## timer_top
module timer_top (
	input  wire sys_clk,
	input  wire sys_rst_n,
	input  wire tim_psel,
	input  wire tim_penable,
	input  wire tim_pwrite,
	input  wire [11:0] tim_paddr,
	input  wire [31:0] tim_pwdata,
	input  wire [3:0]  tim_pstrb,
	output wire [31:0] tim_prdata,
	output wire tim_pslverr,
	output wire tim_pready,
	output wire tim_int,
	input  wire dbg_mode
);
Size in the first run: ~1300 cells after synthesis.
make LEC_CHECK=0 ABC_AREA=0 CAP_MARGIN=15 CORE_MARGIN=2 CORE_UTILIZATION=72 CTS_CLUSTER_DIAMETER=395 GPL_TIMING_DRIVEN=1 HOLD_SLACK_MARGIN=0.3 MIN_ROUTING_LAYER=met1 SETUP_SLACK_MARGIN=-0.5 SLEW_MARGIN=35 TNS_END_PERCENT=95 finish   # period 6.57 ns
run.sh (not shown) runs the stock make flow with config.mk's settings and CLKGATE_MAP_FILE=.
Rerun with:
ABC_AREA = unset   (was 0)
CAP_MARGIN = 20   (was 15)
CTS_CLUSTER_DIAMETER = 119   (was 395)
CTS_CLUSTER_SIZE = 24   (was unset)
HOLD_SLACK_MARGIN = unset   (was 0.3)
SETUP_SLACK_MARGIN = -0.22   (was -0.5)
clock period = 3.49 ns   (was 6.57 ns; I/O delays follow)
Effect:
- With this change the flow completed and failed the layout checks on negative setup slack
- sequential share of layout area shrinks by 0.22 points
- clock power grows by roughly a tenth
- register-to-register slack loses 2.4 ns
- non-clock buffer count grows by 46
- sequential power grows by well over a third
- clock skew shrinks by 0.0058 ns
- wire length grows slightly
- global-route usage grows by 0.42 points
- area after synthesis stays the same
- total power grows by well over a third
Rerun with:
CORE_UTILIZATION = 40   (was 72)
CTS_CLUSTER_DIAMETER = unset   (was 119)
CTS_CLUSTER_SIZE = unset   (was 24)
GPL_TIMING_DRIVEN = unset   (was 1)
MIN_ROUTING_LAYER = unset   (was met1)
PLACE_DENSITY = 0.6   (was unset)
SETUP_SLACK_MARGIN = unset   (was -0.22)
SLEW_MARGIN = 20   (was 35)
TNS_END_PERCENT = unset   (was 95)
clock period = 7.12 ns   (was 3.49 ns; I/O delays follow)
The changed run passed the timing, design-rule and antenna checks.
Total power drops by well over a third.
Setup slack is better by 1.3 ns.
Clock-buffer cell count grows by 25.
Rerun with:
ABC_AREA = 1   (was unset)
CORE_UTILIZATION = 72   (was 40)
CTS_CLUSTER_DIAMETER = 105   (was unset)
CTS_CLUSTER_SIZE = 74   (was unset)
PLACE_DENSITY = unset   (was 0.6)
PLACE_DENSITY_LB_ADDON = 0.28   (was unset)
SETUP_SLACK_MARGIN = 0.82   (was unset)
clock period = 3.25 ns   (was 7.12 ns; I/O delays follow)
Result:
- The changed run died in global routing (5_1_grt), error GRT-0232
- synthesized area rose by 16%
- die area is lower by 35%
- synthesized cell count grows by 88%


build 50:
timer_top again, from the RTL that the note above started with.
make LEC_CHECK=0 ABC_AREA=1 CAP_MARGIN=20 CORE_ASPECT_RATIO=0.52 CORE_MARGIN=2 CORE_UTILIZATION=19 CTS_CLUSTER_SIZE=33 GPL_ROUTABILITY_DRIVEN=0 GPL_TIMING_DRIVEN=1 HOLD_SLACK_MARGIN=-0.02 MAX_ROUTING_LAYER=met4 MIN_ROUTING_LAYER=met1 SLEW_MARGIN=35 TNS_END_PERCENT=75 finish   # period 6.13 ns
Input-level comparison between build 83 and build 50:
Settings: CTS_CLUSTER_SIZE now 61, was 33; CORE_UTILIZATION now 22, was 19; SETUP_SLACK_MARGIN now 0.69, previously not set; PLACE_DENSITY_LB_ADDON now 0.26, previously not set; GPL_ROUTABILITY_DRIVEN no longer set, was 0; HOLD_SLACK_MARGIN no longer set, was -0.02; CORE_ASPECT_RATIO no longer set, was 0.52; TNS_END_PERCENT now 50, was 75; MAX_ROUTING_LAYER no longer set, was met4.
--- outcome ---
Between build 83 and build 50, the sequential share of layout area figures differ only marginally.
Diff build 83..build 50 | ratio of routed vias to standard cells | negligible
Chip footprint went down by more than 10% going from build 50 to build 83.
Delta(routing usage on met3, build 83 - build 50) < 0
The number of tapcells of build 83 is lower than that of build 50.
Compared with build 50, build 83 shows final-layout fill cell count lower by 1113.
Build 83 vs build 50, fmax went up by about 2%.
The final reports for build 83 and build 50 show first-iteration DRC count lower in the former.
Build 83 against build 50: final total power grew by 1.6%, final cell count decreased 135.
diff inputs: build 83 => build 8
Settings: clearing SETUP_SLACK_MARGIN, which used to be 0.69; clearing GPL_TIMING_DRIVEN, which used to be 1; clearing ABC_AREA, which used to be 1; clearing TNS_END_PERCENT, which used to be 50; clearing CTS_CLUSTER_SIZE, which used to be 61; swapping 22 for 64 in CORE_UTILIZATION; swapping 35 for 20 in SLEW_MARGIN; clearing MIN_ROUTING_LAYER, which used to be met1; clearing PLACE_DENSITY_LB_ADDON, which used to be 0.26; swapping 6.13 for 4.48 in the clock period (ns, I/O delays scaled along).
--- outcome ---
Final critical-path setup slack delta for build 8 relative to build 83: 0.65 ns lower. Of build 83 and build 8, build 83 shows the higher via count of the first global-routing pass, with build 8 below it. Build 8 vs build 83, detailed route wirelength on metal3 went up by 44%. From build 83 to build 8 the numbers moved as follows: starting density of the core has increased; overall routed net length has decreased; tightest slew margin relative to the limit has decreased; tally of buffers added on design ports has remained practically unchanged; via count normalized by instance count has increased. Taking build 8 over build 83, the leakage component of the power ratio works out to 0.80.
--- input diff build 8..build 66 ---
Settings: CTS_CLUSTER_SIZE: unset -> 14; CORE_UTILIZATION: 64 -> 70; PLACE_DENSITY: unset -> 0.6; the clock period (ns, I/O delays scaled along): 4.48 -> 3.9.
## What came out
- Although build 66 finished all stages, its layout failed final checks on setup timing.
- The lower number of standard cells in the final layout excluding fillers came out of build 66.
- Side by side, final core utilization turned out higher in build 66 than in build 8.
- Compared to build 8, build 66 has total die area 1800 um^2 lower.
- Build 66 — slew at the pin closest to its max-slew limit 0.19 ns lower, build 8 as reference
- On non-clock buffer total of the final layout: build 66 sits above build 8.
- Of build 8 and build 66, the run reporting the higher fraction of met2 tracks used by global routing was build 66.
- Going from build 8 to build 66, number of placed instances, taps included went down; multi-input gate share of total cell area moved down; final worst slack now sits lower; post-detailed-placement cell area has increased.
The inputs of build 35 differ from those of build 66 as listed below.
Settings: CORE_UTILIZATION: 70 -> 72; CTS_CLUSTER_DIAMETER: unset -> 105; SETUP_SLACK_MARGIN: unset -> 0.44; CTS_CLUSTER_SIZE: 14 -> unset; CAP_MARGIN: 20 -> 5; the clock period (ns, I/O delays scaled along): 3.9 -> 3.18.
Findings:
FAIL build 35 @ 5_1_grt: tool exited with error. Looking at build 35 and build 66, the synthesized-area fraction occupied by xor and xnor cells is a wash. Going from build 66 to build 35, number of placed instances, taps included has increased; synthesized cell count neither gained nor lost much; total half-perimeter wirelength after legalization and detailed placement up about 2.4%. Relative to build 66, build 35 degrades post-place setup slack. Per the comparison of build 35 with build 66, global placement routability congestion dropped 0.61%, horizontal die dimension dropped about 1.4%, core area dropped 3.3%, die outline height dropped 1.9 um. Relative to build 66, die size decreased by about 2.7% in build 35. Re cell area after technology mapping: no difference whatsoever between build 66 and build 35.
Here is what was changed in the inputs of build 6 compared with build 35.
Settings: clearing PLACE_DENSITY, which used to be 0.6; putting PLACE_DENSITY_LB_ADDON at 0.28 where nothing was set; clearing SETUP_SLACK_MARGIN, which used to be 0.44; swapping 5 for 20 in CAP_MARGIN; swapping 3.18 for 3.25 in the clock period (ns, I/O delays scaled along).
The flow completed for build 6, but it is not clean: the layout still shows setup timing.
The number of gates given a new drive strength after cts in build 6 sits 129 below the value recorded for build 35.
Compared with build 35, in build 6 effective utilization at floorplan barely changed; routability congestion estimate from global placement now sits higher; deepest clock path buffer count was more or less identical.
Power figures rest on the tool's default switching activity, not on a simulated workload.
